Design testSlave, start of the top module:
module testSlave(input clk, input reset,
    input  S_AXI_RREADY,
    output S_AXI_RVALID,
    output[5:0] S_AXI_RID,
    output[31:0] S_AXI_RDATA,
    output[1:0] S_AXI_RRESP,
    output S_AXI_RLAST,
    output S_AXI_ARREADY,
    input  S_AXI_ARVALID,
    input [5:0] S_AXI_ARID,
    input [5:0] S_AXI_ARADDR,
    input [7:0] S_AXI_ARLEN,
    input [2:0] S_AXI_ARSIZE,
    input [1:0] S_AXI_ARBURST,
    output S_AXI_WREADY,
    input  S_AXI_WVALID,
    input [31:0] S_AXI_WDATA,
    input [3:0] S_AXI_WSTRB,
    input  S_AXI_WLAST,
    output S_AXI_AWREADY,
    input  S_AXI_AWVALID,
    input [5:0] S_AXI_AWID,
    input [5:0] S_AXI_AWADDR,
    input [7:0] S_AXI_AWLEN,
    input [2:0] S_AXI_AWSIZE,
    input [1:0] S_AXI_AWBURST,
    input  S_AXI_BREADY,
    output S_AXI_BVALID,
    output[5:0] S_AXI_BID,
    output[1:0] S_AXI_BRESP
);
Settings: LEC_CHECK=0, CAP_MARGIN=5, CORE_MARGIN=2, CORE_UTILIZATION=72, CTS_CLUSTER_SIZE=37, PLACE_DENSITY=0.65, SETUP_SLACK_MARGIN=0.4, SLEW_MARGIN=20; clock period 2.25 ns.
run.sh (not shown) runs the stock make flow with config.mk's settings and CLKGATE_MAP_FILE=.
The starting point completed, yet does not pass: negative setup slack.
Rerun with:
- CORE_ASPECT_RATIO: unset -> 0.84
- CTS_CLUSTER_SIZE: 37 -> 41
- clock period: 2.25 -> 2.22 ns (I/O delays scaled with it)
The changed run finished with negative setup slack left; routed wire length is lower by 12%; die area is about the same; total power is lower by 5.2%; cell area is lower by 2.6%; worst setup slack is better by 0.33 ns; maximum frequency is higher by 14%; critical path depth is lower by 2; combinational power is lower by 4.1%; via count is lower by 5.0%; final cell count is lower by 0.57%.


testSlave again, from the RTL that the note above started with.
clock: 2.54 ns
lec_check: 0
cap_margin: 15
cell_pad_in_sites_detail_placement: 0
core_aspect_ratio: 1.31
core_margin: 2
core_utilization: 18
cts_cluster_diameter: 64
max_routing_layer: met4
place_density: 0.44
slew_margin: 35
tns_end_percent: 40
The first run ran to the end with no violations.
Rerun with:
CELL_PAD_IN_SITES_DETAIL_PLACEMENT = 2   (was 0)
CTS_CLUSTER_SIZE = 71   (was unset)
GPL_TIMING_DRIVEN = 1   (was unset)
HOLD_SLACK_MARGIN = 0.02   (was unset)
MAX_ROUTING_LAYER = met5   (was met4)
SLEW_MARGIN = 40   (was 35)
=>
- The changed run finished with timing, DRC and antenna clean
- utilization fell by 0.40 points
- cell count is lower by 1.1%
- die area is unchanged
- worst setup slack loses 0.053 ns
- clock power drops by 26%
- register-to-register slack loses 0.05 ns
- wire length came out higher by 5.8%
- final area goes down by 1.8%
- first-iteration DRC count went up by about 6%
- clock-buffer cell count came out lower by 43
- worst hold slack improves by 0.026 ns
Rerun with:
CAP_MARGIN = 20   (was 15)
CELL_PAD_IN_SITES_DETAIL_PLACEMENT = unset   (was 2)
CORE_ASPECT_RATIO = unset   (was 1.31)
CORE_UTILIZATION = 48   (was 18)
CTS_CLUSTER_DIAMETER = unset   (was 64)
CTS_CLUSTER_SIZE = unset   (was 71)
GPL_TIMING_DRIVEN = unset   (was 1)
HOLD_SLACK_MARGIN = unset   (was 0.02)
MAX_ROUTING_LAYER = unset   (was met5)
PLACE_DENSITY = 0.6   (was 0.44)
SLEW_MARGIN = 20   (was 40)
TNS_END_PERCENT = unset   (was 40)
clock period = 3.01 ns   (was 2.54 ns; I/O delays follow)
=> Final area is lower by about 4.7%; worst hold slack gets better by 0.18 ns; combinational power is lower by about 28%; clock-buffer cell count is higher by 58; via count is lower by about 1.3%.
Rerun with:
CORE_UTILIZATION = 70   (was 48)
PLACE_DENSITY = unset   (was 0.6)
SETUP_SLACK_MARGIN = -0.16   (was unset)
clock period = 1.67 ns   (was 3.01 ns; I/O delays follow)
The changed run produced a layout that fails on negative setup slack.
Count of clock-buffer cells in the layout fell by 19.
Design area grows by 9.7%.
Power went up by 86%.
Via count goes up by 16%.
Hold slack loses 0.39 ns.
Combinational power is higher to 2.7 times its value.


Starting RTL as in the previous note.
==> flow/design.v (excerpt) <==
module testSlave(input clk, input reset,
    input  S_AXI_RREADY,
    output S_AXI_RVALID,
    output[5:0] S_AXI_RID,
    output[31:0] S_AXI_RDATA,
    output[1:0] S_AXI_RRESP,
    output S_AXI_RLAST,
    output S_AXI_ARREADY,
    input  S_AXI_ARVALID,
    input [5:0] S_AXI_ARID,
    input [5:0] S_AXI_ARADDR,
    input [7:0] S_AXI_ARLEN,
    input [2:0] S_AXI_ARSIZE,
    input [1:0] S_AXI_ARBURST,
    output S_AXI_WREADY,
    input  S_AXI_WVALID,
    input [31:0] S_AXI_WDATA,
    input [3:0] S_AXI_WSTRB,
    input  S_AXI_WLAST,
    output S_AXI_AWREADY,
    input  S_AXI_AWVALID,
    input [5:0] S_AXI_AWID,
    input [5:0] S_AXI_AWADDR,
    input [7:0] S_AXI_AWLEN,
    input [2:0] S_AXI_AWSIZE,
    input [1:0] S_AXI_AWBURST,
    input  S_AXI_BREADY,
    output S_AXI_BVALID,
    output[5:0] S_AXI_BID,
    output[1:0] S_AXI_BRESP
);
  reg [1:0] axi_bresp;
  wire[1:0] T0;
  wire[1:0] T1;
  wire T2;
  wire T3;
  wire T4;
  wire T5;
  wire T6;
  reg  axi_bvalid;
  wire T7;
  wire T8;
  wire T9;
  wire T10;
  wire T11;
  wire T12;
  wire T13;
  wire T14;
  wire T15;
  reg  axi_wready;
  wire T16;
  wire T17;
  wire T18;
  wire T19;
  wire T20;
  wire T21;
  wire T22;
  wire T23;
  wire T24;
  wire T25;
  wire T26;
  wire T27;
  wire T28;
  reg  axi_awv_awr_flag;
  wire T29;
  wire T30;
  wire T31;
  wire T32;
  wire T33;
  wire T34;
  wire T35;
  reg  axi_arv_arr_flag;
  wire T36;
  wire T37;
  wire T38;
  wire T39;
  wire T40;
  wire T41;
  wire T42;
  wire T43;
  wire T44;
  ...
export LEC_CHECK = 0
export CAP_MARGIN = 5
export CORE_MARGIN = 2
export CORE_UTILIZATION = 72
export CTS_CLUSTER_SIZE = 37
export SETUP_SLACK_MARGIN = 0.4
export SLEW_MARGIN = 20
create_clock -name core_clock -period 2.39 [get_ports {clk}]
The starting point produced a layout that fails on negative setup slack.
Then changed:
CAP_MARGIN = 20   (was 5)
CTS_CLUSTER_DIAMETER = 394   (was default)
CTS_CLUSTER_SIZE = default   (was 37)
PLACE_DENSITY = 0.6   (was default)
SETUP_SLACK_MARGIN = default   (was 0.4)
clock period = 2.05 ns   (was 2.39 ns; I/O delays follow)
The changed run completed, yet does not pass: negative setup slack. Die size is unchanged. Hold slack degrades by 62 ps. Global-route usage went up by 5.5 points. Maximum frequency went down by 10%. Clock power went up by about 20%. Critical path depth stays the same.
Then changed:
CORE_UTILIZATION = 40   (was 72)
CTS_CLUSTER_DIAMETER = default   (was 394)
clock period = 3.6 ns   (was 2.05 ns; I/O delays follow)
Result:
- This time the run ran to the end with no violations
- final cell count goes up by 3.6%
- core utilization decreases by 49 points
- synthesized area stays the same
- hold slack improves by 220 ps
- clock power fell by 47%
- die area rose by 78%
Then changed:
CORE_UTILIZATION = 72   (was 40)
CTS_CLUSTER_SIZE = 42   (was default)
clock period = 2.27 ns   (was 3.6 ns; I/O delays follow)
=>
- The changed run finished but fails on negative setup slack
- wire length rose by 9.5%
- via count rose by 12%
- cell area rose by 6.5%
- first-iteration DRC count rose by 80%
- clock-buffer cell count fell by 14
- clock power rose by 54%
Then changed:
CORE_UTILIZATION = 40   (was 72)
CTS_CLUSTER_SIZE = default   (was 42)
clock period = 3.01 ns   (was 2.27 ns; I/O delays follow)
Outcome:
- Now the flow completed without violations
- first-iteration DRC count shrinks by 41%
- global-route usage shrinks by 17 points
- via count shrinks by 10%
- area after synthesis stays the same
- routed wire length shrinks by 9.4%
- setup slack improves by 520 ps
- final area shrinks by 5.4%
- synthesized cell count stays the same
- power shrinks by 28%
- sequential share of layout area grows by 3.2 points


Starting RTL as in the previous note.
clock: 2.66 ns
lec_check: 0
cap_margin: 20
core_margin: 2
core_utilization: 67
cts_cluster_size: 14
setup_slack_margin: 0.71
slew_margin: 20
==> next run, changes <==
Settings changed: CORE_UTILIZATION 67 to 72, CTS_CLUSTER_SIZE 14 to 41, PLACE_DENSITY from default to 0.65, SETUP_SLACK_MARGIN 0.71 to default.
Clock period 2.66 ns to 1.67 ns, I/O delays scaled along.
What happened: The new run ran to the end with violations: setup timing; power came out higher by well over a third; routed wire length is higher by well over a third; fmax shrinks by about a fifth; synthesized area stays the same; clock-buffer cell count fell by 3; flip-flop count stays the same; clock power grows by well over a third.


## run 1
Starting RTL as in the previous note.
Settings: LEC_CHECK=0, CAP_MARGIN=40, CORE_ASPECT_RATIO=1.58, CORE_MARGIN=2, CORE_UTILIZATION=72, CTS_CLUSTER_DIAMETER=58, CTS_CLUSTER_SIZE=41, PLACE_DENSITY=0.65, SETUP_SLACK_MARGIN=-0.2, SLEW_MARGIN=20; clock period 2.1 ns.
Although it ran to completion, run 1 produced a layout that fails the final checks because of setup timing.
The inputs of run 2 differ from those of run 1 as listed below.
- CTS_CLUSTER_DIAMETER no longer set, was 58
- SETUP_SLACK_MARGIN now 0.4, was -0.2
- CTS_CLUSTER_SIZE now 37, was 41
- PLACE_DENSITY now 0.35, was 0.65
- CORE_ASPECT_RATIO no longer set, was 1.58
- the clock period (ns, I/O delays scaled along) now 1.67, was 2.1
### Flow results
Run 2 terminated abnormally: global routing (5_1_grt) reported ODB-0269.
Diff run 2..run 1 | area fraction in full adders, half adders and majority gates | unchanged
Changes observed in run 2 relative to run 1: buffer count from post-CTS setup fixing rose 51, post-synth design cell area barely changed.
The die size on run 2 is in line with that on run 1.
Relative to run 1, cell count after placement has increased by 107 in run 2.
#### Input delta (run 3 over run 2)
- CORE_UTILIZATION changed from 72 to 69
- PLACE_DENSITY removed (was 0.35)
Findings:
- Run 3: complete, dirty (setup timing)
- Worst slack at placement delta (run 3 − run 2): unfavourable
- The run showing the greater chip width is run 3.
- Compared with run 2, in run 3 number of gates resized after cts dropped about 43%; detailed-placement wirelength estimate fell 1600 µm.
The inputs of run 4 differ from those of run 3 as listed below.
- setting PLACE_DENSITY to 0.65 for the first time
- changing CORE_UTILIZATION from 69 to 72
--- outcome ---
Placed wire-length estimate ends up lower on run 3.
In the summary table, run 4 is marked failed, with error ODB-0269 raised in global routing (5_1_grt).
Post-cts repair resize count (run 3 / run 4): 0.57
Starting utilization of the core area was higher in run 4 than in run 3.
Power is estimated from default activity; no workload was simulated.
